--- flow/run.sh ---
#!/bin/bash
# the make line also repeats each setting of config.mk as NAME=value (left out here)
make -C /OpenROAD-flow-scripts/flow DESIGN_CONFIG=/design/flow/config.mk WORK_HOME=/design/flow/orfs CLKGATE_MAP_FILE= finish
--- flow/config.mk ---
export PLATFORM = sky130hd
export DESIGN_NAME = uart
export DESIGN_NICKNAME = uart
export VERILOG_FILES = /design/flow/design.v
export SDC_FILE = /design/flow/constraint.sdc
export NUM_CORES = 4
export LEC_CHECK = 0
export ABC_AREA = 1
export CAP_MARGIN = 20
export CELL_PAD_IN_SITES_GLOBAL_PLACEMENT = 0
export CORE_MARGIN = 2
export CORE_UTILIZATION = 40
export PLACE_DENSITY_LB_ADDON = 0.11
export SETUP_SLACK_MARGIN = 0.46
export SLEW_MARGIN = 15
export TNS_END_PERCENT = 25
--- flow/constraint.sdc ---
create_clock -name core_clock -period 3.2 [get_ports {clk_i}]
set_input_delay 0.6400 -clock core_clock [delete_from_list [all_inputs] [get_ports {clk_i}]]
set_output_delay 0.6400 -clock core_clock [all_outputs]
set_load 0.01 [all_outputs]
--- flow/design.v ---
module count_fifo #(   
    parameter DATA_WIDTH = 8,
    parameter FIFO_DEPTH = 4
) (
    input logic clk,
    input logic rst,
    input logic wr_en,
    input logic rd_en,
    input logic [DATA_WIDTH-1:0] wdata,
    output logic [DATA_WIDTH-1:0] rdata,
    output logic full,
    output logic empty
);
  localparam ADDR_WIDTH = $clog2(FIFO_DEPTH);
  logic [DATA_WIDTH-1:0] fifo_mem[FIFO_DEPTH];
  logic [ADDR_WIDTH-1:0] write_ptr, read_ptr;
  logic [ADDR_WIDTH:0] fifo_count;
  always_ff @(posedge clk) begin
    if (rst) begin
      write_ptr  <= 0;
      read_ptr   <= 0;
      fifo_count <= 0;
    end else begin
      case ({
        wr_en, rd_en
      })
        2'b10:   fifo_count <= fifo_count + 1;
        2'b01:   fifo_count <= fifo_count - 1;
        default: fifo_count <= fifo_count;
      endcase
      if (wr_en && !full) begin
        fifo_mem[write_ptr] <= wdata;
        write_ptr <= write_ptr + 1;
      end
      if (rd_en && !empty) begin
        rdata <= fifo_mem[read_ptr];
        read_ptr <= read_ptr + 1;
      end
    end
  end
  assign full  = (fifo_count == FIFO_DEPTH);
  assign empty = (fifo_count == 0);
endmodule
module le_fifo #(
    parameter DATA_WIDTH = 8,
    parameter FIFO_DEPTH = 4
) (
    input logic clk,
    input logic rst,
    input logic wr_en,
    input logic rd_en,
    input logic [DATA_WIDTH-1:0] wdata,
    output logic [DATA_WIDTH-1:0] rdata,
    output logic full,
    output logic empty
);
  localparam ADDR_WIDTH = $clog2(FIFO_DEPTH);
  logic [DATA_WIDTH-1:0] fifo_mem[FIFO_DEPTH];
  logic [ADDR_WIDTH-1:0] write_ptr, read_ptr;
  always_ff @(posedge clk) begin
    if (rst) begin
      write_ptr <= 0;
      read_ptr  <= 0;
    end else begin
      if (wr_en && !full) begin
        fifo_mem[write_ptr] <= wdata;
        write_ptr <= write_ptr + 1;
      end
      if (rd_en && !empty) begin
        rdata <= fifo_mem[read_ptr];
        read_ptr <= read_ptr + 1;
      end
    end
  end
  assign full  = ((write_ptr + 1'b1) == read_ptr);
  assign empty = (write_ptr == read_ptr);
endmodule
module wbit_fifo #(
    parameter DATA_WIDTH = 8,
    parameter FIFO_DEPTH = 4
) (
    input logic clk,
    input logic rst,
    input logic wr_en,
    input logic rd_en,
    input logic [DATA_WIDTH-1:0] wdata,
    output logic [DATA_WIDTH-1:0] rdata,
    output logic full,
    output logic empty
);
  localparam ADDR_WIDTH = $clog2(FIFO_DEPTH);
  logic [DATA_WIDTH-1:0] fifo_mem[FIFO_DEPTH];
  logic [ADDR_WIDTH:0] write_ptr, read_ptr;
  logic wrap_around;
  always_ff @(posedge clk) begin
    if (rst) begin
      write_ptr <= 0;
      read_ptr  <= 0;
    end else begin
      if (wr_en && !full) begin
        fifo_mem[write_ptr[ADDR_WIDTH-1:0]] <= wdata;
        write_ptr <= write_ptr + 1;
      end
      if (rd_en && !empty) begin
        rdata <= fifo_mem[read_ptr[ADDR_WIDTH-1:0]];
        read_ptr <= read_ptr + 1;
      end
    end
  end
  assign wrap_around = (write_ptr[ADDR_WIDTH] ^ read_ptr[ADDR_WIDTH]);
  assign full = wrap_around & (write_ptr[ADDR_WIDTH-1:0] == read_ptr[ADDR_WIDTH-1:0]);
  assign empty = (write_ptr == read_ptr);
endmodule
module uart_tx #(
    parameter DATA_WIDTH = 8,
    parameter FIFO_DEPTH = 16
) (
    input logic clk_i,
    input logic rst_ni,
    input logic [15:0] baud_div_i,
    input logic tx_we_i,      
    input logic tx_en_i,      
    input logic [DATA_WIDTH-1:0] din_i,  
    output logic empty_o,   
    output logic full_o,    
    output logic tx_bit_o   
);
  localparam COUNTER_WIDTH = $clog2(DATA_WIDTH);
  logic                     rd_en;   
  logic [   DATA_WIDTH-1:0] data;   
  logic [   DATA_WIDTH-1:0] data_q;   
  logic [COUNTER_WIDTH-1:0] bit_counter;   
  logic [             15:0] baud_counter;   
  typedef enum logic [1:0] {
    IDLE,            
    SENDING_START,   
    SENDING_DATA,    
    SENDING_STOP     
  } state_t;
  state_t state, next_state;
  wbit_fifo #(
      .DATA_WIDTH(DATA_WIDTH),
      .FIFO_DEPTH(FIFO_DEPTH)
  ) tx_buffer (
      .clk  (clk_i),
      .rst  (!rst_ni),
      .wr_en(tx_we_i),
      .rd_en(rd_en),
      .wdata(din_i),
      .rdata(data),
      .full (full_o),
      .empty(empty_o)
  );
  always_comb begin
    next_state = state;
    rd_en = 1'b0;   
    unique case (state)
      IDLE: begin
        if (tx_en_i && !empty_o) begin
          rd_en = 1'b1;
          next_state = SENDING_START;
        end
      end
      SENDING_START: begin
        if (baud_counter == baud_div_i - 1) begin
          next_state = SENDING_DATA;
        end
      end
      SENDING_DATA: begin
        if (baud_counter == baud_div_i - 1 && bit_counter == DATA_WIDTH - 1) begin
          next_state = SENDING_STOP;
        end
      end
      SENDING_STOP: begin
        if (baud_counter == baud_div_i - 1) begin
          if (tx_en_i && !empty_o) begin
            rd_en = 1'b1;
            next_state = SENDING_START;
          end else begin
            next_state = IDLE;
          end
        end
      end
    endcase
    case (state)
      IDLE:          tx_bit_o = 1'b1;
      SENDING_START: tx_bit_o = 1'b0;
      SENDING_DATA:  tx_bit_o = data_q[bit_counter];
      SENDING_STOP:  tx_bit_o = 1'b1;
      default:       tx_bit_o = 1'b1;
    endcase
  end
  always_ff @(posedge clk_i or negedge rst_ni) begin
    if (!rst_ni) begin
      state <= IDLE;
      baud_counter <= 0;
      bit_counter <= 0;
      data_q <= '1;
    end else begin
      state <= next_state;
      if (state == IDLE) begin
        baud_counter <= 0;
      end else if (baud_counter == baud_div_i - 1) begin
        baud_counter <= 0;
      end else begin
        baud_counter <= baud_counter + 1;
      end
      if (baud_counter == baud_div_i - 1) begin
        case (state)
          IDLE: begin
            bit_counter <= 0;
          end
          SENDING_START: begin
            bit_counter <= 0;
            data_q <= data;
          end
          SENDING_DATA: begin
            if (bit_counter < DATA_WIDTH - 1) begin
              bit_counter <= bit_counter + 1;
            end
          end
          SENDING_STOP: begin
            bit_counter <= 0;
          end
          default: ;
        endcase
      end
    end
  end
endmodule
module uart_rx #(
    parameter DATA_WIDTH = 8,
    parameter FIFO_DEPTH = 16
) (
    input logic        clk_i,        
    input logic        rst_ni,       
    input logic [15:0] baud_div_i,   
    input logic        rx_re_i,      
    input logic        rx_en_i,      
    input logic        rx_bit_i,     
    output logic [DATA_WIDTH-1:0] dout_o,   
    output logic                  full_o,   
    output logic                  empty_o   
);
  localparam COUNTER_WIDTH = $clog2(DATA_WIDTH + 1);
  logic [   DATA_WIDTH-1:0] rx_data_reg;   
  logic [COUNTER_WIDTH-1:0] bit_counter;   
  logic [             15:0] baud_counter;   
  typedef enum logic [1:0] {
    IDLE,   
    START_BIT,   
    DATA_BITS,   
    STOP_BIT   
  } state_t;
  state_t state, next_state;
  logic mid_tick;
  logic end_tick;
  logic rx_we;
  assign mid_tick = (baud_counter == (baud_div_i >> 1));
  assign end_tick = (baud_counter == baud_div_i);
  wbit_fifo #(
      .DATA_WIDTH(DATA_WIDTH),
      .FIFO_DEPTH(FIFO_DEPTH)
  ) rx_buffer (
      .clk  (clk_i),
      .rst  (!rst_ni),
      .wr_en(rx_we),
      .rd_en(rx_re_i),
      .wdata(rx_data_reg),
      .rdata(dout_o),
      .full (full_o),
      .empty(empty_o)
  );
  assign rx_we = (state == STOP_BIT) && end_tick;
  always_comb begin
    next_state = state;
    unique case (state)
      IDLE: begin
        if (rx_en_i && !rx_bit_i && !full_o) begin
          next_state = START_BIT;
        end
      end
      START_BIT: begin
        if (mid_tick) begin
          if (!rx_bit_i) begin
            next_state = DATA_BITS;
          end else begin
            next_state = IDLE;
          end
        end
      end
      DATA_BITS: begin
        if (mid_tick && bit_counter == DATA_WIDTH - 1) begin
          next_state = STOP_BIT;
        end
      end
      STOP_BIT: begin
        if (mid_tick) begin
          if (rx_bit_i == 1'b1) begin
            next_state = IDLE;
          end
        end
      end
    endcase
  end
  always_ff @(posedge clk_i or negedge rst_ni) begin
    if (!rst_ni) begin
      state    <= IDLE;
      baud_counter <= '0;
      bit_counter <= '0;
      rx_data_reg <= '0;
    end else begin
      state <= next_state;
      if (state == IDLE || end_tick) begin
        baud_counter <= '0;
      end else begin
        baud_counter <= baud_counter + 1'b1;
      end
      if (mid_tick) begin
        if (state == DATA_BITS) begin
          rx_data_reg[bit_counter] <= rx_bit_i;
          if (bit_counter < DATA_WIDTH - 1) begin
            bit_counter <= bit_counter + 1'b1;
          end
        end else if (state == START_BIT) begin
          bit_counter <= '0;
        end
      end
    end
  end
endmodule
module uart #(
    parameter DATA_WIDTH = 8,
    parameter FIFO_DEPTH = 16
) (
    input  logic        clk_i,        
    input  logic        rst_ni,       
    input  logic        stb_i,        
    input  logic [ 1:0] adr_i,        
    input  logic [ 3:0] byte_sel_i,   
    input  logic        we_i,         
    input  logic [31:0] dat_i,        
    output logic [31:0] dat_o,        
    input  logic        uart_rx_i,    
    output logic        uart_tx_o     
);
  logic                                                                                                               [          15:0] baud_div_reg;   
  logic                                                                                                                                tx_en_reg;   
  logic                                                                                                                                rx_en_reg;   
  logic                                                                                                                                tx_full_o;   
  logic                                                                                                                                tx_empty_o;   
  logic                                                                                                                                rx_full_o;   
  logic                                                                                                                                rx_empty_o;   
  logic                                                                                                                                rx_frame_error;   
  logic                                                                                                                                tx_we_o;   
  logic                                                                                                                                rx_re_o;   
  logic                                                                                                               [DATA_WIDTH-1:0] dout_o;   
  logic                                                                                                               [          31:0] rdata;
  logic                                                                                                                                rd_state;
  assign rx_frame_error = 1'b0;
  enum logic [1:0] {UART_BAUD_ADDR = 2'b00, UART_CTRL_ADDR = 2'b01, UART_STATUS_ADDR = 2'b10, UART_DATA_ADDR = 2'b11}                  uart_reg_e;
  uart_tx #(
      .DATA_WIDTH(DATA_WIDTH),
      .FIFO_DEPTH(FIFO_DEPTH)
  ) uart_tx_inst (
      .clk_i     (clk_i),
      .rst_ni    (rst_ni),
      .baud_div_i(baud_div_reg),
      .tx_we_i   (tx_we_o),
      .tx_en_i   (tx_en_reg),
      .din_i     (dat_i[DATA_WIDTH-1:0]),
      .full_o    (tx_full_o),
      .empty_o   (tx_empty_o),
      .tx_bit_o  (uart_tx_o)
  );
  uart_rx #(
      .DATA_WIDTH(DATA_WIDTH),
      .FIFO_DEPTH(FIFO_DEPTH)
  ) uart_rx_inst (
      .clk_i     (clk_i),
      .rst_ni    (rst_ni),
      .baud_div_i(baud_div_reg),
      .rx_re_i   (rx_re_o),
      .rx_en_i   (rx_en_reg),
      .dout_o    (dout_o),
      .full_o    (rx_full_o),
      .empty_o   (rx_empty_o),
      .rx_bit_i  (uart_rx_i)
  );
  always_ff @(posedge clk_i) begin
    if (!rst_ni) begin
      baud_div_reg <= 16'd0;
      tx_en_reg    <= 1'b0;
      rx_en_reg    <= 1'b0;
    end else if (stb_i && we_i) begin
      unique case (adr_i)
        UART_BAUD_ADDR: begin
          if (byte_sel_i[0] || byte_sel_i[1]) baud_div_reg <= dat_i[15:0];
        end
        UART_CTRL_ADDR: begin
          if (byte_sel_i[0]) begin
            tx_en_reg <= dat_i[0];
            rx_en_reg <= dat_i[1];
          end
        end
        default: ;   
      endcase
    end
  end
  always_comb begin
    tx_we_o = 1'b0;
    rx_re_o = 1'b0;
    if (stb_i) begin
      unique case (adr_i)
        UART_DATA_ADDR: begin
          if (we_i) begin
            tx_we_o = ~tx_full_o;
          end else begin
            rx_re_o = ~rx_empty_o;
          end
        end
        default: ;
      endcase
    end
  end
  always_ff @(posedge clk_i) begin
    if (!rst_ni) begin
      rdata <= '0;
      rd_state <= '0;
    end else begin
      rdata <= rdata;
      rd_state <= stb_i && adr_i == UART_DATA_ADDR && !we_i && !rx_empty_o;
      if (stb_i) begin
        unique case (adr_i)
          UART_BAUD_ADDR:   rdata <= {16'b0, baud_div_reg};
          UART_CTRL_ADDR:   rdata <= {29'b0, rx_en_reg, tx_en_reg};
          UART_STATUS_ADDR: rdata <= {27'b0, rx_frame_error, rx_empty_o, rx_full_o, tx_empty_o, tx_full_o};
          default:          rdata <= '0;
        endcase
      end
    end
  end
  assign dat_o = rd_state ? {{(32 - DATA_WIDTH) {1'b0}}, dout_o} : rdata;
endmodule
==> results of run 1 <==
==> cell type report <==
cell class                      count  area, um2
Fill cell                        4088      23600
Inverter                          133        502
Sequential cell                   390      10900
Timing Repair Buffer              108        910
Multi-Input combinational cell   1098       5940
Clock inverter                     24        221
Tap cell                          592        741
Clock buffer                       58       1190
==> metal layers <==
layer	vias up	track usage (%)	wire (um)	part of all wire, %
li1	6037	-	-	-
met1	5886	26.5	20300	47
met2	208	30.8	20300	46
met3	58	3.55	2110	4.8
met4	0	5.21	972	2.2
met5	-	0	0	0
==> through the flow <==
| stage | area [um2] | hold WS (ns) | total power, mW | instances |
|---|---|---|---|---|
| floorplan | 17700 | 0.344 | 7.06 | 1715 |
| global placement | 18900 | 0.455 | 7.59 | 2320 |
| detailed placement | 18900 | 0.463 | 7.61 | 2320 |
| CTS | 20300 | 0.151 | 12.6 | 2402 |
| global route | 20400 | 0.168 | 13.0 | 2403 |
| finish | 20400 | 0.169 | 12.5 | 2403 |
==> timing repair <==
action / in CTS / in global routing
endpoints found under the setup margin: 17 / 108
pin swaps: 0 / 1
buffers inserted: 0 / 1
resized: 4 / 15
==> notes.md, run 1 <==
The following summarizes the physical implementation.

Clock network
The H-tree depth is 2. The clock tree from TritonCTS is built. At the later pin of the worst-skew pair, clock insertion delay measures approximately 0.59 ns. The clock drives around 390 sinks. Looking at the clock tree report, the root buffer type is sky130_fd_sc_hd__clkbuf_16. The total clock buffers created by CTS is about 45.

For this design, the CTS-stage hold fixing added 0 buffers. Per the post-CTS timing run, clock transition at the registers of the reported paths is 0.06 ns. The clock passes through at most 3 buffers.

Global route
The global-route wire length before repair is between 60 and 70 mm. The number of antenna violations at the first check in global routing is 0. The number of global-route vias before repair is 11800. The largest net degree at the start of global routing is 68. For this run, the total global-route usage over all layers was measured as a little under a fifth. Summed over all layers, the global routing overflow is 0.

Critical path
The cell count along the critical path is 2. STA classifies the critical path startpoint as a register. The critical path goes through mux2_2, clkdlybuf4s50_1.

The largest fanout on the critical path is 21. In the setup report, the worst path falls into the class reg -> out. Counting cells, the worst reg-to-reg path comes to 13. The end point of the critical path is dat_o[2]. The worst path buffer plus inverter count is 1. The critical path's top delay family is flip-flops. The slowest library cell on the worst path is sky130_fd_sc_hd__dfxtp_2. The reg-to-reg endpoint is uart_tx_inst.tx_buffer.rdata[1].

In this design, the stage delay of the slowest critical-path cell is roughly 0.52 ns. The setup slack of the most critical reg-to-reg path is 0.69 ns. The data required time of the worst path is 2.56 ns. In this run the worst setup path begins at rd_state. The endpoint class of the critical path is a primary output.

The OpenROAD report gives the critical path a data arrival time of around 2.0 ns. The worst reg2reg path startpoint is baud_div_reg[1].

Die
Measured along the y axis, the die boundary spans 214 um. The floorplan core density is 40.3%. The die area is 45900 um2.

The area inside the core boundary is 43900 um2. The floorplan has 77 rows. The count of pins on the block boundary is 76. Per the OpenROAD floorplan log, the width of the die is 214 um.

Synthesis
The dominant cell by count in the synthesized netlist is sky130_fd_sc_hd__edfxtp_1. The total cell area reported by yosys after synthesis is 17700 um2. The synthesized instance count is approximately 1700.

The largest total area in the synthesized netlist belongs to sky130_fd_sc_hd__edfxtp_1. Per the synth stats, the flop cell with the highest instance count is sky130_fd_sc_hd__edfxtp_1. Summing the areas of all fa, ha and maj instances in the mapped netlist gives 1.41% of the synthesized area. The fraction of registers with async set or reset after synthesis is 16.2%. The mean instance size in the synthesized netlist is approximately 10 um2. The simple-gate share of the synthesized area is between 15 and 20%.

By area the synthesized netlist is led by sky130_fd_sc_hd__edfxtp_1 (46%), sky130_fd_sc_hd__dfrtp_1 (7.5%), sky130_fd_sc_hd__dfxtp_1 (6.2%). The post-synth count of flops with an enable pin is roughly 270. The sequential-to-total area share from yosys stat is 61.4%. Yosys printed 4 warnings. The mapped netlist covers 17700 um2. For reference, the top logic cell family by area is simple AND/OR/NAND/NOR gates. Per the synthesis report, the XOR/XNOR share of the synthesized area is 2.82%.

After synthesis, the design contains 1700 cells according to Yosys. The distinct cell type count after synthesis is 56. The synthesis run shows multiplexers occupying less than 1% of the cell area. The area share of and-or/or-and cells after synthesis is 11.2%. The synthesis run shows the most used standard cells to be sky130_fd_sc_hd__edfxtp_1 (272), sky130_fd_sc_hd__nor2_1 (269), sky130_fd_sc_hd__nand2_1 (229).

The synthesis stat section lists a flop and latch total of 390. The proportion of netlist area held by the largest area contributor is 46.2%.

Power and ir drop
Per report_power, the Clock row totals 4.95 mW. The dominant power group is sequential cells. The leakage dissipation is 7.65 nW.

The share of total power dissipated in sequential elements is 49.3%. The power attributed to sequential cells is 6.15 mW. The internal cell power is a little over 9 mW. The script computed a power per unit cell area of around 610 nW/um2. Power attributed to combinational cells is 1.37 mW. The net load switching power is 3.35 mW. The worst-case vdd ir drop is around 0.00045 V. Per the breakdown, switching nets consume 26.9% of all power. The power share of the combinational group is 11.0%. Of the total power, the clock network draws 39.7%.

Finish
In this run the layout overhead on the synthesized area is reported as 15.2%. The post-layout net count is 1839. At the end of the flow the core is filled with cells to between 40% and 50%.

Timing
The post-route fraction of the period consumed by the critical path is 81.8%. The number of slew-limit violations in the final report is 0. The final timing report lists clock skew as 0.0371 ns. The worst path in the final design needs a cycle of 2.62 ns, including I/O delays and setup. For this run, the top clock speed supported by timing is ~0.38 GHz. The worst path setup slack after routing is 0.582 ns. In the final report, the number of endpoints failing setup comes to 0.

Measured against its own limit, the worst slew margin works out to 37.5%. The final hold violation count is 0. Setup repair after global routing could not meet its margin everywhere. The slew at the pin closest to its max-slew limit is between 0.9 and 1 ns. Adding up every negative setup slack in the final design gives 0 ns.

Run status
The flow ran to the end and the layout has no timing, DRC or antenna violations.

Flow run
Across all stage logs, warnings added up to 56. Max-cap violations in this run came to 0.

Drt
The routed length per placed instance is 18.2 um. The detailed-routing iteration count for the pre-antenna-repair pass is 7. The number of nets still failing antenna checks after routing is 0.

The routed layout has 12200 vias. The DRC violations left is 0. The routed via count divided by cell count is 5.07. The antenna cell count is 0. The total routed wirelength is 43.7 mm. The count of routing violations after the opening detailed-route iteration is 961.

Placed design
The tally of buffers added on design ports is 41. The weighted congestion reported at the end of routability-driven placement is 0.851. In the placement report, post-DP HPWL is listed as around 29 mm. Logged for this run, the post-placement worst setup slack is approximately 0.46 ns.

Worst hold path
The classification of the worst-slack hold path is in -> async.
==> inputs of run 2 (changes only) <==
- CAP_MARGIN: 20 -> 0
- CELL_PAD_IN_SITES_GLOBAL_PLACEMENT: 0 -> not set
- CTS_CLUSTER_DIAMETER: not set -> 123
- MIN_ROUTING_LAYER: not set -> met2
- PLACE_DENSITY_LB_ADDON: 0.11 -> 0.07
- SETUP_SLACK_MARGIN: 0.46 -> not set
- SLEW_MARGIN: 15 -> 20
- TNS_END_PERCENT: 25 -> not set
- clock period: 3.2 -> 4.57 ns (I/O delays scaled with it)
==> run 2 against run 1 <==
Utilization down 0.68 points. Non-clock buffer count down 51. Largest cell class unchanged. Flip-flop count unchanged. Worst setup slack better by 0.73 ns. Critical endpoint is now uart_rx_inst.rx_buffer.fifo_mem[8][1]. Highest routed layer is now met5. Clock skew down 0.0095 ns. Still clean.
==> notes.md, run 2 <==
The following summarizes the physical implementation.

Run status
The run finished with no timing, DRC or antenna violations.

Worst hold path
The type recorded for the worst min-delay path is in -> async.

Power and ir drop
The sequential fraction of design power came to 47.4% (-1.9 points). The net load switching power is 2.46 mW (-27%). The proportion of total power due to net switching is 27.0% (+0.18 points). The power share of the combinational group was 10.5% (-0.5 points).

The internal cell power is 6.64 mW (-27%). The total power density per cell area was 453 nW/um2 (-26%). The clock network power was 3.83 mW (-23%). The power attributed to sequential cells is 4.32 mW (-30%). The worst-case vdd ir drop is 0.000387 V (-14%). The leakage dissipation was 7.44 nW (-2.8%). The part of the total power dissipated in the clock network came to 42.1% (+2.4 points). The dominant power group is sequential cells. The power dissipated in combinational cells was 953 uW (-30%).

Critical path
Per the STA report, the cell with the highest stage delay on the worst path is sky130_fd_sc_hd__nor2_1. The cell type with the highest occurrence count on the critical path is sky130_fd_sc_hd__nor2_1. The critical path class is reg -> reg. The arrival time at the worst endpoint is 3.48 ns (+1.50 ns). The reg-to-reg endpoint is uart_rx_inst.rx_buffer.fifo_mem[8][1]. The data required time of the worst path is 4.79 ns (+2.23 ns). The cell count along the critical path is 8 (+6).

The setup slack of the most critical reg-to-reg path came to 1.31 ns (+0.62 ns). The kind of cell with the highest combined delay along the critical path is simple AND/OR/NAND/NOR gates. The number of cells on the worst reg-to-reg path is 8 (-5). The worst setup path is captured at a register. Per the timing report, the most critical flop-to-flop path originates at baud_div_reg[11]. The startpoint class of the critical path is a register.

The critical path goes through xnor2_1, nand4_1, or2_2, nor3_4, nand3_1, nor2_1, nand2_1, nor2_1. The worst path buffer plus inverter count is 0 (-1). The end point of the critical path is uart_rx_inst.rx_buffer.fifo_mem[8][1]. The largest fanout on the critical path came to 8 (-62%). The maximum single-stage delay on the critical path is 0.79 ns (+0.27 ns). Tracing the worst setup path back leads to its startpoint at baud_div_reg[11].

Synthesis
Sorting the synthesized cells by area gives the leading types as sky130_fd_sc_hd__edfxtp_1 (46%), sky130_fd_sc_hd__dfrtp_1 (7.5%), sky130_fd_sc_hd__dfxtp_1 (6.2%). The yosys synthesis warning count is 4 (unchanged). The synthesis run shows the most used standard cells to be sky130_fd_sc_hd__edfxtp_1 (272), sky130_fd_sc_hd__nor2_1 (269), sky130_fd_sc_hd__nand2_1 (229). The xor and xnor fraction of the mapped netlist area is 2.82% (unchanged). The cell count in the Yosys report came to 1700 (unchanged).

The most used flip-flop cell is sky130_fd_sc_hd__edfxtp_1. The fraction of registers with async set or reset after synthesis is 16.2% (unchanged). Per the synthesis report, the dominant area consumer among library cells is sky130_fd_sc_hd__edfxtp_1. The area share of and-or/or-and cells after synthesis is 11.2% (unchanged). The post-synthesis register bit count is 390 (unchanged). The dominant cell by count in the synthesized netlist is sky130_fd_sc_hd__edfxtp_1. The proportion of netlist area held by the largest area contributor is 46.2% (unchanged). The distinct cell type count after synthesis came to 56 (unchanged).

The total cell area reported by yosys after synthesis is 17700 um2 (unchanged). The mean instance size in the synthesized netlist came to 10.4 um2 (unchanged). The area of the mapped netlist is 17700 um2 (unchanged). The sequential-to-total area share from yosys stat was 61.4% (unchanged). The number of flops mapped to enable cells by yosys came to 272 (unchanged). The simple-gate share of the synthesized area was 16.7% (unchanged). The share of cell area taken by muxes after synthesis was 0.927% (unchanged). Among the non-sequential cells, simple AND/OR/NAND/NOR gates take the most area. The adder-cell share of the synthesized area was 1.41% (unchanged).

The synthesized instance count is 1700 (unchanged).

Clock network
The number of gates resized after CTS is 0 (-4). The cts-stage hold buffer count is 0 (unchanged). The post-CTS repair timing setup buffer count is 0 (unchanged). The number of clock sinks was 390 (unchanged). The H-tree depth is 2 (unchanged). The clock root buffer is sky130_fd_sc_hd__clkbuf_16. The clock insertion delay at the later pin of the skew report was 0.60 ns (about the same).

TritonCTS built the clock tree. The total clock buffers created by CTS is 44 (-2.2%). The clock-pin slew of the registers on the worst-case setup and hold paths is 0.06 ns (about the same). The buffer depth of the longest clock path is 3 (unchanged).

Drt
The routed via count divided by cell count is 7.01 (+38%). The detailed-routing iteration count for the pre-antenna-repair pass is 6 (-1). The antenna cell count was 0 (unchanged). The DRC violations left is 0 (unchanged). The total routed wirelength is 45.2 mm (+3.4%). The number of nets still failing antenna checks after routing is 0 (unchanged). The via total after detailed routing was 16500 (+35%). The routed length per placed instance is 19.2 um (+5.6%). The count of routing violations after the opening detailed-route iteration is 2639 (+170%).

Die
The die extent in x is 214 um (unchanged). The count of pins on the block boundary came to 76 (unchanged). The area inside the core boundary is 43900 um2 (unchanged).

The vertical die dimension was 214 um (unchanged). The die area was 45900 um2 (unchanged). The floorplan core density is 40.3% (unchanged). The count of standard-cell rows is 77 (unchanged).

Timing
In this build the clock could be raised as far as roughly 0.31 GHz. The setup clock skew after layout is 0.0276 ns (-0.00951 ns). The post-route minimum period is 3.26 ns. The slew at the pin closest to its max-slew limit is 1.06 ns (+0.126 ns). The post-route fraction of the period consumed by the critical path is 71.4% (-10 points).

The final hold violation count came to 0 (unchanged). The worst path setup slack after routing is 1.31 ns (+0.726 ns). The worst relative slew slack is 28.9% (-8.6 points). The number of slew-limit violations in the final report is 0 (unchanged).

Setup repair after global routing left no endpoint under its margin. The setup violation total in the final timing report was 0 (unchanged). The setup TNS is 0 ns (unchanged).

Placed design
The worst-case setup slack after placement is 1.08 ns (+0.618 ns). The placed wire-length estimate after detailed placement is 28.4 mm (-1.7%). The tally of buffers added on design ports is 41 (unchanged).

The weighted congestion reported at the end of routability-driven placement was 0.949 (+11%). The cell count after placement came to 2270 (-2.2%).

Global route
The largest net degree at the start of global routing is 68 (unchanged). The global-route wire length before repair was 68.9 mm (+0.87%). The aggregate global routing overflow was 0 (unchanged). The number of global-route vias before repair is 17700 (+49%). The overall global routing resource usage was 28.9% (+9.8 points).

The number of antenna violations at the first check in global routing is 0 (unchanged).

Flow run
The count of maximum capacitance violations came to 0 (unchanged). The total number of warnings across the stage logs was 54 (-3.6%).

Finish
Compared with the post-synthesis result, the final layout area differs by 13.5%. The post-layout net count is 1787 (-2.8%). The post-layout instance count excluding filler cells is 2352 (-2.1%).
[run 2: area by class of cell]
cell class	instances	area (um2)
clock buffer	53	1170
clock inverter	29	367
fill	4157	23900
inverter	133	499
multi-input combinational	1098	5910
sequential	390	10900
tap	592	741
timing repair buffer	57	523
[run 2: routing by layer]
metal,global-route usage (%),part of all wire [%],vias to the layer above
met3,40.2,42,280
met4,4.77,5.1,8
met5,5.73,0.50,-
li1,-,-,5892
met2,34.0,52,4335
met1,-,0,5982
[run 2: through the flow]
stage / instance area [um2] / hold WS, ns / utilization, % / power, mW
after floorplan: 17700 / 0.411 / - / 4.94
after global placement: 18500 / 0.457 / 42.2 / 5.31
after detailed placement: 18500 / 0.460 / 42.2 / 5.32
after CTS: 20100 / 0.352 / 45.7 / 9.10
after global routing: 20100 / 0.377 / 45.7 / 9.44
final: 20100 / 0.361 / 45.7 / 9.10
==> inputs of run 3 (changes only) <==
- ABC_AREA: 1 -> not set
- CELL_PAD_IN_SITES_GLOBAL_PLACEMENT: not set -> 1
- CORE_ASPECT_RATIO: not set -> 0.81
- CTS_CLUSTER_DIAMETER: 123 -> 69
- GPL_TIMING_DRIVEN: not set -> 0
- HOLD_SLACK_MARGIN: not set -> -0.02
- PLACE_DENSITY_LB_ADDON: 0.07 -> not set
- SETUP_SLACK_MARGIN: not set -> 2.78
- SLEW_MARGIN: 20 -> 15
- TNS_END_PERCENT: not set -> 70
- clock period: 4.57 -> 10.0 ns (I/O delays scaled with it)
==> run 3 against run 2 <==
Still clean. Combinational power fell by 69%. Non-clock buffer count rose by 75. Sequential power fell by 55%. Via count fell by 20%. Critical path type is now reg -> out. Largest cell class unchanged.
==> notes.md, run 3 <==
The following summarizes the physical implementation.

Flow run
The total number of warnings across the stage logs is 54 (unchanged). The count of maximum capacitance violations was 0 (unchanged).

Timing
The setup clock skew after layout was 0.0241 ns (-0.00356 ns). The number of slew-limit violations in the final report is 0 (unchanged). The slew at the pin closest to its max-slew limit is 1.07 ns (+0.00845 ns).

The post-route fraction of the period consumed by the critical path is 46.9% (-24 points). The worst path setup slack after routing came to 5.31 ns (+4.00 ns). Setup repair after global routing left no endpoint under its margin. The setup TNS is 0 ns (unchanged). Derived from the worst setup path, the maximum achievable clock frequency is 0.213 GHz.

The final hold violation count is 0 (unchanged). The worst relative slew slack is 28.0% (-0.96 points). The final timing report derives a shortest allowable period of 4.69 ns. The setup violation total in the final timing report is 0 (unchanged).

Global route
The number of antenna violations at the first check in global routing is 0 (unchanged). The number of global-route vias before repair is 15200 (-14%). The largest net degree at the start of global routing is 37 (-46%).

The overall global routing resource usage was 28.1% (-0.81 points). The global-route wire length before repair is 62.6 mm (-9.2%). The aggregate global routing overflow was 0 (unchanged).

Critical path
The cell count along the critical path is 5 (-3). The setup slack of the most critical reg-to-reg path is 5.39 ns (+4.08 ns). The arrival time at the worst endpoint is 2.69 ns (-0.79 ns). The largest fanout on the critical path is 10 (+2). According to the timing report, the critical path is captured at dat_o[2]. The signal on the critical path passes through clkbuf_1, clkbuf_1, nand2_1, o21ai_0, clkdlybuf4s50_1. The slowest library cell on the worst path is sky130_fd_sc_hd__clkdlybuf4s50_1. The number of cells on the worst reg-to-reg path is 12 (+4). STA classifies the critical path endpoint as a primary output. The critical path's top delay family is buffers and inverters. The worst path buffer plus inverter count came to 3 (+3). The worst reg2reg path startpoint is baud_div_reg[0]. The critical path starts at rd_state.

The data required time of the worst path is 8.00 ns (+3.21 ns). In this run the critical register-to-register path is captured at uart_tx_inst.tx_buffer.rdata[6]. The critical path is of the reg -> out type. The maximum single-stage delay on the critical path is 0.63 ns (-0.16 ns). The cell type with the highest occurrence count on the critical path is sky130_fd_sc_hd__clkbuf_1. STA classifies the critical path startpoint as a register.

Drt
The count of routing violations after the opening detailed-route iteration came to 1451 (-45%). The via total after detailed routing is 13200 (-20%). The number of nets still failing antenna checks after routing came to 0 (unchanged). The routed via count divided by cell count is 6.94 (-1.1%). The detailed-routing iteration count for the pre-antenna-repair pass came to 5 (-1).

The total routed wirelength is 41.2 mm (-8.9%). The DRC violations left is 0 (unchanged). The routed length per placed instance came to 21.6 um (+12%).

Placed design
The weighted congestion reported at the end of routability-driven placement is 0.819 (-14%). The worst-case setup slack after placement is 5.31 ns (+4.23 ns). The cell count after placement was 1826 (-20%).

The placed wire-length estimate after detailed placement is 27.6 mm (-3.0%). The tally of buffers added on design ports was 39 (-4.9%).

Synthesis
The post-synthesis register bit count is 390 (unchanged). The yosys synthesis warning count is 4 (unchanged). The share of cell area taken by muxes after synthesis is 12.7% (+12 points). The sequential-to-total area share from yosys stat is 63.1% (+1.7 points). The dominant cell type by area after synthesis is sky130_fd_sc_hd__edfxtp_1. The dominant cell by count in the synthesized netlist is sky130_fd_sc_hd__edfxtp_1. The synthesis report names the predominant flop master as sky130_fd_sc_hd__edfxtp_1. Counting instances in the post-synthesis netlist gives the leading cell types as sky130_fd_sc_hd__edfxtp_1 (272), sky130_fd_sc_hd__nand2_1 (93), sky130_fd_sc_hd__nor2_1 (84). The number of flops mapped to enable cells by yosys is 272 (unchanged). The distinct cell type count after synthesis is 60 (+7.1%). The fraction of registers with async set or reset after synthesis is 16.2% (unchanged). The proportion of netlist area held by the largest area contributor came to 47.5% (+1.3 points). The area of the mapped netlist is 17200 um2 (-2.7%). The total cell area reported by yosys after synthesis is 17200 um2 (-2.7%). The simple-gate share of the synthesized area came to 10.6% (-6.1 points). The mean instance size in the synthesized netlist was 14.2 um2 (+37%).

The area share of and-or/or-and cells after synthesis came to 3.94% (-7.3 points). By area the synthesized netlist is led by sky130_fd_sc_hd__edfxtp_1 (47%), sky130_fd_sc_hd__mux4_2 (11%), sky130_fd_sc_hd__dfrtp_1 (7.7%). The xor and xnor fraction of the mapped netlist area is 4.99% (+2.2 points). The adder-cell share of the synthesized area is 1.45% (+0.039 points). The synthesized instance count is 1211 (-29%). Of the combinational cells, the family taking the most area is multiplexers. The cell count in the Yosys report is 1211 (-29%).

Power and ir drop
The internal cell power is 2.86 mW (-57%). The proportion of total power due to net switching is 25.5% (-1.5 points). The power attributed to sequential cells is 1.96 mW (-55%). The dominant power group is sequential cells. The total power density per cell area came to 194 nW/um2 (-57%).

The sequential fraction of design power is 51.1% (+3.7 points). The post-layout total power is 3.83 mW (-58%). The clock network power came to 1.58 mW (-59%). The leakage dissipation came to 6.70 nW (-10%). The power share of the combinational group was 7.6% (-2.9 points).

The worst-case vdd ir drop is 0.000138 V (-64%). The part of the total power dissipated in the clock network is 41.3% (-0.8 points). The power dissipated in combinational cells is 291 uW (-69%). The net load switching power is 977 uW (-60%).

Clock network
In this run the clock root is driven by a sky130_fd_sc_hd__clkbuf_16. The total clock buffers created by CTS is 42 (-4.5%). The clock-pin slew of the registers on the worst-case setup and hold paths was 0.06 ns (about the same). The clock insertion delay at the later pin of the skew report is 0.59 ns (about the same). The post-CTS repair timing setup buffer count was 0 (unchanged). The number of gates resized after CTS is 0 (unchanged).

The buffer depth of the longest clock path is 3 (unchanged). The cts-stage hold buffer count is 0 (unchanged). The number of clock sinks came to 390 (unchanged).

The H-tree depth is 2 (unchanged). TritonCTS built the clock tree.

Finish
The fraction of the core area covered by cells at the end of the flow is 46.4% (+0.74 points). The post-layout net count was 1373 (-23%). The signed area change from the synthesized netlist to the final layout is 14.8%. The post-layout instance count excluding filler cells is 1905 (-19%). The count of fill cells added during filler insertion was 3743 (-10%).

Die
The count of standard-cell rows came to 68 (-12%). The count of pins on the block boundary was 76 (unchanged). The vertical die dimension is 191 um (-11%).

The area inside the core boundary came to 42500 um2 (-3.2%). The die area is 44700 um2 (-2.6%). The die extent in x was 234 um (+9.4%).

The floorplan core density is 40.5% (+0.19 points).

Worst hold path
The classification of the worst-slack hold path is reg -> reg. The endpoint of the worst hold-timing path is uart_tx_inst.data_q[5]. The startpoint identified for the worst hold timing path is uart_tx_inst.tx_buffer.rdata[5]. The cell depth of the worst hold path is 1.

Run status
The flow ran to the end and the layout has no timing, DRC or antenna violations.
-- run 3: final cells by class --
cell class                 count  area (um2)  area share (%)
antenna                        2        5.00          0.0253
timing repair buffer          40         408            2.06
clock inverter                26         259            1.31
inverter                      29         109           0.551
sequential                   390       10900            55.0
buffer                        92         443            2.24
multi-input combinational    715        5850            29.6
clock buffer                  51        1120            5.65
tap                          560         701            3.55
-- run 3: routing by layer --
layer | GRT usage, % | wire [um] | up-vias
li1 | - | - | 4603
met1 | - | 0 | 4792
met2 | 31.3 | 21200 | 3654
met3 | 41.3 | 18500 | 162
met4 | 5.20 | 1390 | 6
met5 | 3.46 | 132 | -
-- run 3: stage by stage --
stage / hold slack [ns] / cell area [um2]
3_3_place_gp: 0.464 / 18400
4_1_cts: 0.481 / 19700
5_1_grt: 0.496 / 19700
2_1_floorplan: 0.450 / 17300
6_report: 0.478 / 19800
3_5_place_dp: 0.470 / 18400
==> inputs of run 4 (changes only) <==
- ABC_AREA: not set -> 1
- CELL_PAD_IN_SITES_GLOBAL_PLACEMENT: 1 -> not set
- CORE_ASPECT_RATIO: 0.81 -> not set
- CORE_UTILIZATION: 40 -> 56
- CTS_CLUSTER_DIAMETER: 69 -> 123
- GPL_TIMING_DRIVEN: 0 -> not set
- HOLD_SLACK_MARGIN: -0.02 -> not set
- MIN_ROUTING_LAYER: met2 -> met1
- PLACE_DENSITY_LB_ADDON: not set -> 0.01
- SETUP_SLACK_MARGIN: 2.78 -> 0.64
- SLEW_MARGIN: 15 -> 20
- TNS_END_PERCENT: 70 -> not set
- clock period: 10.0 -> 2.22 ns (I/O delays scaled with it)
==> run 4 against run 3 <==
Now fails the layout checks on negative setup slack. Non-clock buffer count is 149 higher. Worst hold slack got worse by 0.43 ns. Critical path depth grew 4. Critical endpoint is now uart_rx_inst.rx_buffer.fifo_mem[7][0]. Highest routed layer is now met4.
==> notes.md, run 4 <==
The following summarizes the physical implementation.

Run status
The flow ran to the end, but the layout failed its checks. Failing layout checks were recorded as negative setup slack.

Synthesis
The xor and xnor fraction of the mapped netlist area is 2.82% (-2.2 points). The synthesized instance count is 1700 (+40%). In the post-synthesis netlist, the biggest area contributors are sky130_fd_sc_hd__edfxtp_1 (46%), sky130_fd_sc_hd__dfrtp_1 (7.5%), sky130_fd_sc_hd__dfxtp_1 (6.2%). The distinct cell type count after synthesis is 56 (-6.7%).

The area share of and-or/or-and cells after synthesis was 11.2% (+7.3 points). The proportion of netlist area held by the largest area contributor is 46.2% (-1.3 points). The adder-cell share of the synthesized area came to 1.41% (-0.039 points).

The post-synthesis register bit count is 390 (unchanged). The area of the mapped netlist is 17700 um2 (+2.8%). The synthesis run shows the most used standard cells to be sky130_fd_sc_hd__edfxtp_1 (272), sky130_fd_sc_hd__nor2_1 (269), sky130_fd_sc_hd__nand2_1 (229). The main logic family after synthesis is simple AND/OR/NAND/NOR gates.

The most common cell in the synthesized netlist is sky130_fd_sc_hd__edfxtp_1. The simple-gate share of the synthesized area is 16.7% (+6.1 points). The dominant cell type by area after synthesis is sky130_fd_sc_hd__edfxtp_1. The sequential-to-total area share from yosys stat is 61.4% (-1.7 points).

The fraction of registers with async set or reset after synthesis is 16.2% (unchanged). The mean instance size in the synthesized netlist is 10.4 um2 (-27%). The total cell area reported by yosys after synthesis came to 17700 um2 (+2.8%). The commonest register cell is sky130_fd_sc_hd__edfxtp_1. The number of flops mapped to enable cells by yosys is 272 (unchanged). The cell count in the Yosys report is 1700 (+40%).

The yosys synthesis warning count is 4 (unchanged). The share of cell area taken by muxes after synthesis came to 0.927% (-12 points).

Placed design
The worst-case setup slack after placement came to -0.158 ns (-5.46 ns). The weighted congestion reported at the end of routability-driven placement came to 0.843 (+2.9%). The placed wire-length estimate after detailed placement is 29.0 mm (+5.3%).

The tally of buffers added on design ports was 41 (+5.1%). The cell count after placement is 2210 (+21%).

Drt
The detailed-routing iteration count for the pre-antenna-repair pass was 5 (unchanged). The via total after detailed routing is 13300 (+0.30%). The routed via count divided by cell count is 5.57 (-20%).

The number of nets still failing antenna checks after routing is 0 (unchanged). The total routed wirelength was 44.9 mm (+9.0%). The count of routing violations after the opening detailed-route iteration was 1066 (-27%).

The routed length per placed instance is 18.9 um (-13%). The DRC violations left was 0 (unchanged). The antenna cell count came to 0 (-2).

Flow run
The total number of warnings across the stage logs is 57 (+5.6%). The count of maximum capacitance violations is 0 (unchanged).

Clock network
The number of clock sinks came to 390 (unchanged). The total clock buffers created by CTS is 41 (-2.4%). The buffer depth of the longest clock path is 3 (unchanged).

The clock insertion delay at the later pin of the skew report is 0.55 ns (-0.04 ns). Per the CTS log, the root buffer master is sky130_fd_sc_hd__clkbuf_16. The clock tree from TritonCTS is built. The clock-pin slew of the registers on the worst-case setup and hold paths is 0.06 ns (about the same).

The H-tree depth is 2 (unchanged).

Power and ir drop
The power attributed to sequential cells is 8.86 mW (+350%). The sequential fraction of design power came to 48.0% (-3.1 points). The power share of the combinational group is 17.1% (+9.5 points). The total power density per cell area is 790 nW/um2 (+310%). The clock network power is 6.43 mW (+310%). The worst-case vdd ir drop is 0.000773 V (+460%). The part of the total power dissipated in the clock network is 34.8% (-6.5 points). The net load switching power is 5.17 mW (+430%). The internal cell power is 13.3 mW (+360%). The power dissipated in combinational cells is 3.16 mW (+990%). Of all power groups, the one with the highest power is sequential cells.

The proportion of total power due to net switching is 28.0% (+2.6 points). The leakage dissipation is 9.04 nW (+35%).

Critical path
The critical path goes through xnor2_1, nand4_1, or2_4, nor3_4, nand3_2, buf_6, nor2_4, nand2_4, nor2_4. The most numerous cell type found on the critical path is sky130_fd_sc_hd__nor2_4. The startpoint of the most critical setup path is uart_rx_inst.baud_counter[11].

The end point of the critical path is uart_rx_inst.rx_buffer.fifo_mem[7][0]. The timing report attributes the biggest portion of critical-path delay to simple AND/OR/NAND/NOR gates. The slowest library cell on the worst path is sky130_fd_sc_hd__dfrtp_1. The worst path buffer plus inverter count was 1 (-2).

The largest fanout on the critical path came to 8 (-2). For the worst reg-to-reg path, the endpoint reported by OpenROAD is uart_rx_inst.rx_buffer.fifo_mem[7][0]. The number of cells on the worst reg-to-reg path is 9 (-3). The startpoint class of the critical path is a register. The arrival time at the worst endpoint is 2.59 ns (-0.10 ns). The maximum single-stage delay on the critical path is 0.39 ns (-0.24 ns). In this run the critical register-to-register path is launched from uart_rx_inst.baud_counter[11]. The data required time of the worst path was 2.45 ns (-5.55 ns). The setup slack of the most critical reg-to-reg path was -0.14 ns (-5.53 ns). The cell count along the critical path is 9 (+4). The endpoint class of the critical path is a register.

The critical path in this run is classified as reg -> reg.

Timing
The slew at the pin closest to its max-slew limit is 0.780 ns (-0.291 ns). The worst path setup slack after routing is -0.136 ns (-5.44 ns). The worst relative slew slack is 48.0% (+20 points). The final hold violation count is 0 (unchanged).

The routed design could run at a clock period as short as 2.36 ns. The number of slew-limit violations in the final report was 0 (unchanged). Setup repair after global routing could not meet its margin everywhere. The setup violation total in the final timing report is 136 (+136). The post-route fraction of the period consumed by the critical path is 106% (+59 points). The maximum clock rate is ~0.42 GHz. The setup clock skew after layout is 0.0120 ns (-0.0120 ns).

Die
The die extent in x is 182 um (-22%). The area inside the core boundary came to 31300 um2 (-26%). The count of pins on the block boundary was 76 (unchanged). The floorplan core density is 56.5% (+16 points). The vertical die dimension is 182 um (-4.7%). The count of standard-cell rows is 65 (-4.4%).

The die area is 33000 um2 (-26%).

Finish
The count of fill cells added during filler insertion came to 2188 (-42%). Between the synthesized netlist and the finished layout, the area growth was recorded as 31.9%. The area occupied by multi-input gates is 7350 um2 (+26%).

The post-layout net count is 2008 (+46%). The area taken by flip-flops and latches is 10900 um2 (+0.65%). The post-layout instance count excluding filler cells is 2379 (+25%).

Global route
The largest net degree at the start of global routing is 68 (+84%). The global-route wire length before repair is 68.8 mm (+9.9%). The aggregate global routing overflow was 0 (unchanged). The number of global-route vias before repair is 12900 (-15%).

The number of antenna violations at the first check in global routing came to 0 (unchanged). The overall global routing resource usage was 26.7% (-1.4 points).

Worst hold path
The type recorded for the worst min-delay path is in -> async.
## run 4: layout make-up
class | instances | share of cell area, %
clock buffer | 54 | 4.69
multi-input combinational | 1098 | 31.5
clock inverter | 21 | 0.670
timing repair buffer | 281 | 11.8
inverter | 133 | 2.33
tap | 402 | 2.16
sequential | 390 | 46.8
## run 4: per-layer routing
| layer | vias to the layer above | share of wire, % | GRT usage (%) |
|---|---|---|---|
| met3 | 71 | 4.6 | 3.73 |
| met1 | 6471 | 42 | 35.9 |
| met4 | 0 | 2.2 | 7.48 |
| li1 | 6370 | - | - |
| met2 | 344 | 51 | 45.8 |
| met5 | - | 0 | 0 |
## run 4: timing repair
| item | 4_1_cts | 5_1_grt |
|---|---|---|
| hold buffers | 1 | 0 |
| hold endpoints to repair | 7 | 0 |
| buffers inserted | 47 | 38 |
| setup endpoints to repair | 401 | 408 |
| resized | 218 | 266 |
| pin swaps | 63 | 80 |
| gates cloned | 3 | 5 |
## run 4: metrics by stage
step                      utilization [%]  instance area (um2)  TNS (ns)  hold slack (ns)  power (mW)
after detailed placement             63.6                19900    -27.81            0.458        11.3
after floorplan                         -                18300         0            0.148        10.3
after global placement               63.6                19900    -21.56            0.453        11.2
after CTS                            70.6                22100     -3.89           0.0476        18.1
final                                74.5                23300    -11.59           0.0473        18.4
after global routing                 74.5                23300    -23.95           0.0795        19.2
==> inputs of run 5 (changes only) <==
- CAP_MARGIN: 0 -> 20
- CORE_UTILIZATION: 56 -> 68
- CTS_CLUSTER_DIAMETER: 123 -> not set
- MIN_ROUTING_LAYER: met1 -> not set
- PLACE_DENSITY_LB_ADDON: 0.01 -> not set
- SETUP_SLACK_MARGIN: 0.64 -> not set
- clock period: 2.22 -> 2.96 ns (I/O delays scaled with it)
==> run 5 against run 4 <==
Now clean on timing, DRC and antenna. Critical endpoint is now uart_tx_o. Critical path depth fell by 3. Count of clock-buffer cells in the layout fell by 1. Sequential power fell by 25%.
==> notes.md, run 5 <==
The following summarizes the physical implementation.

Die
The floorplan core density is 68.7% (+12 points). The die extent in x was 165 um (-9.0%). The die area is 27300 um2 (-17%).

The area inside the core boundary is 25800 um2 (-18%). The count of standard-cell rows is 59 (-9.2%). The count of pins on the block boundary came to 76 (unchanged). The vertical die dimension came to 165 um (-9.0%).

Power and ir drop
The total power density per cell area is 669 nW/um2 (-15%). The internal cell power is 9.93 mW (-25%). The power attributed to sequential cells is 6.63 mW (-25%).

The worst-case vdd ir drop is 0.000757 V (-2.0%). Looking at the group totals, the largest power group turns out to be sequential cells. The net load switching power is 3.42 mW (-34%). The power share of the combinational group was 11.0% (-6.1 points). The part of the total power dissipated in the clock network was 39.3% (+4.5 points). The post-layout total power is 13.4 mW (-28%). The proportion of total power due to net switching is 25.6% (-2.4 points). The clock network power is 5.25 mW (-18%). The sequential fraction of design power was 49.7% (+1.7 points). The power dissipated in combinational cells came to 1.47 mW (-53%). The leakage dissipation is 7.62 nW (-16%).

Critical path
The number of cells on the worst reg-to-reg path is 13 (+4). Per the timing report, the most critical flop-to-flop path finishes at uart_tx_inst.tx_buffer.rdata[5]. The maximum single-stage delay on the critical path is 0.52 ns (+0.13 ns). STA classifies the critical path startpoint as a register. The arrival time at the worst endpoint is 2.23 ns (-0.36 ns). The critical path is of the reg -> out type.

The cell count along the critical path is 6 (-3). The critical path's top delay family is buffers and inverters. The most critical setup path has its endpoint at uart_tx_o. The endpoint class of the critical path is a primary output. Listed in order, past its start point the critical path passes inv_2, nor2_1, o32ai_1, o211ai_1, nand2_1, clkdlybuf4s50_1. The worst path buffer plus inverter count is 2 (+1).

The critical path starts at uart_tx_inst.bit_counter[0]. The largest fanout on the critical path came to 8 (unchanged). The setup slack of the most critical reg-to-reg path is 0.26 ns (+0.40 ns). Among all stages on the critical path, the largest delay is contributed by sky130_fd_sc_hd__clkdlybuf4s50_1. The data required time of the worst path is 2.37 ns (-0.08 ns). The startpoint identified for the worst register-to-register timing path is baud_div_reg[1].

Global route
The number of antenna violations at the first check in global routing is 1 (+1). The global-route track usage on met3 was 5.59% (+1.9 points). The met1 demand-to-capacity share in global routing came to 41.0% (+5.1 points). The largest net degree at the start of global routing is 68 (unchanged). The overall global routing resource usage is 29.8% (+3.0 points). Global route summary, busiest routing layer listed as met2. The number of global-route vias before repair came to 11900 (-7.4%).

The aggregate global routing overflow is 0 (unchanged). The met2 routing resource usage after global routing is 48.9% (+3.1 points). The global-route wire length before repair is 61.8 mm (-10%).

Finish
The count of fill cells added during filler insertion was 1700 (-22%). The signed area change from the synthesized netlist to the final layout is 12.9%. The fraction of the core area covered by cells at the end of the flow came to 77.5% (+3.0 points). The area occupied by multi-input gates is 5910 um2 (-20%). The post-layout instance count excluding filler cells was 2136 (-10%). The area taken by flip-flops and latches is 10900 um2 (-0.61%).

The post-layout net count is 1831 (-8.8%). The final design area excluding fillers is 20000 um2 (-14%).

Drt
The routed via count divided by cell count was 5.87 (+5.3%). The detailed-routing iteration count for the pre-antenna-repair pass is 8 (+3). The number of nets still failing antenna checks after routing was 0 (unchanged).

The total routed wirelength is 40.1 mm (-11%). The count of routing violations after the opening detailed-route iteration is 1131 (+6.1%). The routed length per placed instance came to 18.8 um (-0.47%). The via total after detailed routing is 12500 (-5.5%). The DRC violations left was 0 (unchanged).

Clock network
The clock insertion delay at the later pin of the skew report is 0.54 ns (about the same). The buffer depth of the longest clock path is 3 (unchanged). The number of clock sinks was 390 (unchanged). The total clock buffers created by CTS is 41 (unchanged). The clock-pin slew of the registers on the worst-case setup and hold paths is 0.06 ns (about the same).

The H-tree depth is 2 (unchanged). The cts-stage hold buffer count was 0 (-1). The clock root buffer is sky130_fd_sc_hd__clkbuf_16. The post-CTS repair timing setup buffer count was 0 (-100%). The clock tree from TritonCTS is built.

Synthesis
The area share of and-or/or-and cells after synthesis was 11.2% (unchanged). The synthesized instance count is 1700 (unchanged). Yosys attributes the largest share of cell area to sky130_fd_sc_hd__edfxtp_1 (46%), sky130_fd_sc_hd__dfrtp_1 (7.5%), sky130_fd_sc_hd__dfxtp_1 (6.2%). The sequential-to-total area share from yosys stat is 61.4% (unchanged).

The proportion of netlist area held by the largest area contributor is 46.2% (unchanged). The area of the mapped netlist is 17700 um2 (unchanged). The number of flops mapped to enable cells by yosys came to 272 (unchanged). The post-synthesis register bit count is 390 (unchanged).

The adder-cell share of the synthesized area came to 1.41% (unchanged). The yosys synthesis warning count is 4 (unchanged). The distinct cell type count after synthesis was 56 (unchanged). The mean instance size in the synthesized netlist came to 10.4 um2 (unchanged). The total cell area reported by yosys after synthesis is 17700 um2 (unchanged). The share of cell area taken by muxes after synthesis is 0.927% (unchanged). For this run, the leading register cell type out of synthesis is sky130_fd_sc_hd__edfxtp_1. Sorting the synthesized cells by how often they occur yields sky130_fd_sc_hd__edfxtp_1 (272), sky130_fd_sc_hd__nor2_1 (269), sky130_fd_sc_hd__nand2_1 (229). The simple-gate share of the synthesized area is 16.7% (unchanged). The cell count in the Yosys report is 1700 (unchanged). The xor and xnor fraction of the mapped netlist area is 2.82% (unchanged). Per the synthesis report, the dominant area consumer among library cells is sky130_fd_sc_hd__edfxtp_1. The fraction of registers with async set or reset after synthesis came to 16.2% (unchanged). The dominant cell by count in the synthesized netlist is sky130_fd_sc_hd__edfxtp_1. Of the combinational cells, the family taking the most area is simple AND/OR/NAND/NOR gates.

Placed design
The cell count after placement is 2060 (-6.8%). The weighted congestion reported at the end of routability-driven placement is 0.949 (+13%). The placement-stage cell area is 18600 um2 (-6.7%).

The placed wire-length estimate after detailed placement is 26.7 mm (-7.9%). The tally of buffers added on design ports is 41 (unchanged).

Timing
Timing would allow up to 0.354 GHz. The setup clock skew after layout is 0.0230 ns (+0.0110 ns). The setup violation total in the final timing report is 0 (-100%). The setup TNS was 0 ns (+11.59 ns). The slew at the pin closest to its max-slew limit is 0.971 ns (+0.192 ns). The number of slew-limit violations in the final report was 0 (unchanged). The post-route fraction of the period consumed by the critical path is 95.4% (-11 points). The worst relative slew slack is 35.2% (-13 points). The final hold violation count was 0 (unchanged). The post-route minimum period is ~2.8 ns. Setup repair after global routing left no endpoint under its margin.

Worst hold path
The classification of the worst-slack hold path is in -> async.

Run status
The flow ran to the end and the layout has no timing, DRC or antenna violations.

Flow run
The count of maximum capacitance violations is 0 (unchanged). The total number of warnings across the stage logs came to 56 (-1.8%).
[run 5: metal layers]
layer | share of wire (%) | up-vias
met1 | 42 | 5996
met3 | 7.8 | 61
li1 | - | 6009
met4 | 2.2 | 0
met5 | 0 | -
met2 | 48 | 466
[run 5: through the flow]
step	setup WS [ns]	hold WS, ns
after global routing	0.0372	0.179
after floorplan	0.409	0.296
after CTS	0.0746	0.157
after detailed placement	0.244	0.457
after global placement	0.280	0.453
final	0.137	0.158
[run 5: layout make-up]
class,instances,area share [%]
Inverter,133,2.50
Sequential cell,390,54.4
Tap cell,335,2.10
Antenna cell,1,0.0125
Clock buffer,53,5.57
Clock inverter,22,1.42
Timing Repair Buffer,104,4.41
Multi-Input combinational cell,1098,29.6
[run 5: timing repair]
| action | CTS | global route |
|---|---|---|
| endpoints found under the setup margin | 0 | 1 |
| endpoints found under the hold margin | 0 | 0 |
| gates resized | 0 | 1 |
==> inputs of run 6 (changes only) <==
- CORE_UTILIZATION: 68 -> 72
- CTS_CLUSTER_SIZE: not set -> 21
- PLACE_DENSITY: not set -> 0.4
- SETUP_SLACK_MARGIN: not set -> 0.28
- clock period: 2.96 -> 2.57 ns (I/O delays scaled with it)
==> run 6 against run 5 <==
Worst hold slack lost 0.12 ns. Register-to-register slack worse by 0.05 ns. Non-clock buffer count rose by 51. Critical path type is now reg -> reg. Area after synthesis did not move. First-iteration DRC count is 53% higher. Count of clock-buffer cells in the layout up 3. Largest cell class unchanged.
==> notes.md, run 6 <==
The following summarizes the physical implementation.

Global route
The most congested layer reported by global routing is met2. The number of global-route vias before repair was 12600 (+5.5%). The global-route track usage on met3 is 5.19% (-0.40 points). The number of antenna violations at the first check in global routing came to 0 (-1). The met2 routing resource usage after global routing came to 53.2% (+4.3 points). The aggregate global routing overflow is 0 (unchanged).

The largest net degree at the start of global routing is 68 (unchanged). The global-route wire length before repair is 65.7 mm (+6.3%). The overall global routing resource usage is 32.5% (+2.8 points). The met1 demand-to-capacity share in global routing is 45.2% (+4.2 points).

Placed design
The placement-stage cell area is 18800 um2 (+1.2%). The placed wire-length estimate after detailed placement is 27.5 mm (+3.1%). The tally of buffers added on design ports is 41 (unchanged). The weighted congestion reported at the end of routability-driven placement is 0.925 (-2.5%). The cell count after placement is 2077 (+0.83%).

Die
The floorplan core density is 72.9% (+4.3 points). The die area is 25800 um2 (-5.4%). The count of standard-cell rows is 57 (-3.4%). The count of pins on the block boundary is 76 (unchanged). The area inside the core boundary came to 24200 um2 (-5.9%).

The vertical die dimension came to 161 um (-2.7%). The die extent in x is 161 um (-2.7%).

Finish
The fraction of the core area covered by cells at the end of the flow came to 85.2% (+7.7 points). The area growth from synthesis to layout is 16.8%. The final design area excluding fillers was 20700 um2 (+3.5%). The post-layout net count is 1881 (+2.7%). The count of fill cells added during filler insertion is 1289 (-24%). The post-layout instance count excluding filler cells is 2171 (+1.6%).

Synthesis
The total cell area reported by yosys after synthesis is 17700 um2 (unchanged). The xor and xnor fraction of the mapped netlist area was 2.82% (unchanged). The mean instance size in the synthesized netlist is 10.4 um2 (unchanged). The synthesized instance count is 1700 (unchanged). The adder-cell share of the synthesized area is 1.41% (unchanged).

The share of cell area taken by muxes after synthesis is 0.927% (unchanged). The yosys synthesis warning count is 4 (unchanged). The proportion of netlist area held by the largest area contributor is 46.2% (unchanged). The number of flops mapped to enable cells by yosys is 272 (unchanged).

The area of the mapped netlist is 17700 um2 (unchanged). The dominant cell type by area after synthesis is sky130_fd_sc_hd__edfxtp_1. By instance count, the leading cell after synthesis is sky130_fd_sc_hd__edfxtp_1. The simple-gate share of the synthesized area is 16.7% (unchanged). The main area contributors are sky130_fd_sc_hd__edfxtp_1 (46%), sky130_fd_sc_hd__dfrtp_1 (7.5%), sky130_fd_sc_hd__dfxtp_1 (6.2%).

The most used flip-flop cell is sky130_fd_sc_hd__edfxtp_1. The cell count in the Yosys report came to 1700 (unchanged). Ranked by instance count, the synthesized netlist is headed by sky130_fd_sc_hd__edfxtp_1 (272), sky130_fd_sc_hd__nor2_1 (269), sky130_fd_sc_hd__nand2_1 (229).

The post-synthesis register bit count is 390 (unchanged). The fraction of registers with async set or reset after synthesis is 16.2% (unchanged). The area share of and-or/or-and cells after synthesis was 11.2% (unchanged). Among the non-sequential cells, simple AND/OR/NAND/NOR gates take the most area. The sequential-to-total area share from yosys stat is 61.4% (unchanged). The distinct cell type count after synthesis is 56 (unchanged).

Timing
The post-route fraction of the period consumed by the critical path is 91.6% (-3.7 points). Subtracting the final worst setup slack from the clock period gives 2.36 ns. The final hold violation count came to 0 (unchanged).

The setup clock skew after layout is 0.0146 ns (-0.00846 ns). The highest clock rate this design can be run at is 0.425 GHz. The setup violation total in the final timing report came to 0 (unchanged).

The number of slew-limit violations in the final report is 0 (unchanged). The slew at the pin closest to its max-slew limit was 0.873 ns (-0.0979 ns). Setup repair after global routing could not meet its margin everywhere. The worst relative slew slack is 41.6% (+6.3 points).

Power and ir drop
The worst-case vdd ir drop came to 0.000970 V (+28%). The dominant power group is sequential cells. The proportion of total power due to net switching is 26.8% (+1.1 points).

The post-layout total power is 15.3 mW (+14%). The total power density per cell area is 739 nW/um2 (+10%). The part of the total power dissipated in the clock network is 36.8% (-2.5 points).

The leakage dissipation is 8.01 nW (+5.1%). The sequential fraction of design power came to 50.0% (+0.3 points). The power dissipated in combinational cells came to 2.01 mW (+37%). The power share of the combinational group was 13.2% (+2.2 points). The power attributed to sequential cells is 7.64 mW (+15%). The internal cell power is 11.2 mW (+13%).

The clock network power is 5.61 mW (+6.9%). The net load switching power is 4.08 mW (+19%).

Critical path
The setup slack of the most critical reg-to-reg path was 0.21 ns (-0.05 ns). The critical path is of the reg -> reg type. The end point of the critical path is uart_rx_inst.rx_buffer.fifo_mem[13][3]. The number of cells on the worst reg-to-reg path was 9 (-4). The reg-to-reg endpoint is uart_rx_inst.rx_buffer.fifo_mem[13][3].

The cell count along the critical path is 9 (+3). The critical path's top delay family is simple AND/OR/NAND/NOR gates. The worst path buffer plus inverter count came to 1 (-1). The arrival time at the worst endpoint is 2.59 ns (+0.36 ns).

The maximum single-stage delay on the critical path came to 0.44 ns (-0.08 ns). Per the STA report, the cell with the highest stage delay on the worst path is sky130_fd_sc_hd__dfrtp_2. The worst reg2reg path startpoint is uart_rx_inst.baud_counter[6]. The data required time of the worst path is 2.81 ns (+0.44 ns). The largest fanout on the critical path is 8 (unchanged).

The endpoint class of the critical path is a register. Per STA, the worst path is made up of xor2_1, nor3_1, nand4_1, nor3_4, nand3_4, nor2_4, nand2_4, nor2_1, buf_4. The startpoint class of the critical path is a register. In this run the worst setup path begins at uart_rx_inst.baud_counter[6].

Drt
The via total after detailed routing came to 13400 (+6.7%). The antenna cell count is 0 (-1). The total routed wirelength was 43.3 mm (+7.9%). The detailed-routing iteration count for the pre-antenna-repair pass is 6 (-2). The DRC violations left is 0 (unchanged). The routed length per placed instance is 19.9 um (+6.2%). The count of routing violations after the opening detailed-route iteration is 1735 (+53%). The routed via count divided by cell count is 6.16 (+5.0%). The number of nets still failing antenna checks after routing was 0 (unchanged).

Clock network
TritonCTS built the clock tree. The buffer depth of the longest clock path is 3 (unchanged). The cts-stage hold buffer count came to 0 (unchanged). Per the CTS log, the root buffer master is sky130_fd_sc_hd__clkbuf_16. The clock-pin slew of the registers on the worst-case setup and hold paths was 0.06 ns (about the same). The H-tree depth is 2 (unchanged).

The total clock buffers created by CTS is 40 (-2.4%). The clock insertion delay at the later pin of the skew report is 0.53 ns (about the same). The number of clock sinks is 390 (unchanged).

Flow run
The count of maximum capacitance violations is 0 (unchanged). The total number of warnings across the stage logs came to 58 (+3.6%).

Worst hold path
According to the hold report, the worst path is of the in -> async type.

Run status
The run finished with no timing, DRC or antenna violations.
==> run 6: final cells by class <==
class                           instances  area (um2)  area share, %
Sequential cell                       390       10900           52.7
Tap cell                              324         405           1.96
Timing Repair Buffer                  155        1360           6.56
Clock buffer                           56        1090           5.28
Multi-Input combinational cell       1098        6240           30.2
Clock inverter                         15         166          0.805
Inverter                              133         504           2.44
==> run 6: through the flow <==
stage	hold WS (ns)	setup TNS (ns)	setup slack, ns
finish	0.0415	0	0.215
global route	0.0520	0	0.130
global placement	0.454	0	0.0465
floorplan	0.218	0	0.295
CTS	0.0305	0	0.236
detailed placement	0.457	-0.00441	-0.000679
==> run 6: repair_timing <==
| item | 4_1_cts | 5_1_grt |
|---|---|---|
| resized | 38 | 92 |
| setup endpoints to repair | 168 | 180 |
| buffers inserted | 7 | 16 |
| pin swaps | 8 | 30 |
==> run 6: layer usage <==
| metal | share of wire, % | wire [um] | up-vias |
|---|---|---|---|
| li1 | - | - | 6112 |
| met1 | 38 | 16600 | 6395 |
| met2 | 49 | 21200 | 732 |
| met3 | 9.3 | 4010 | 130 |
| met4 | 3.4 | 1460 | 0 |
| met5 | 0 | 0 | - |
Power and IR drop assume default switching activity.
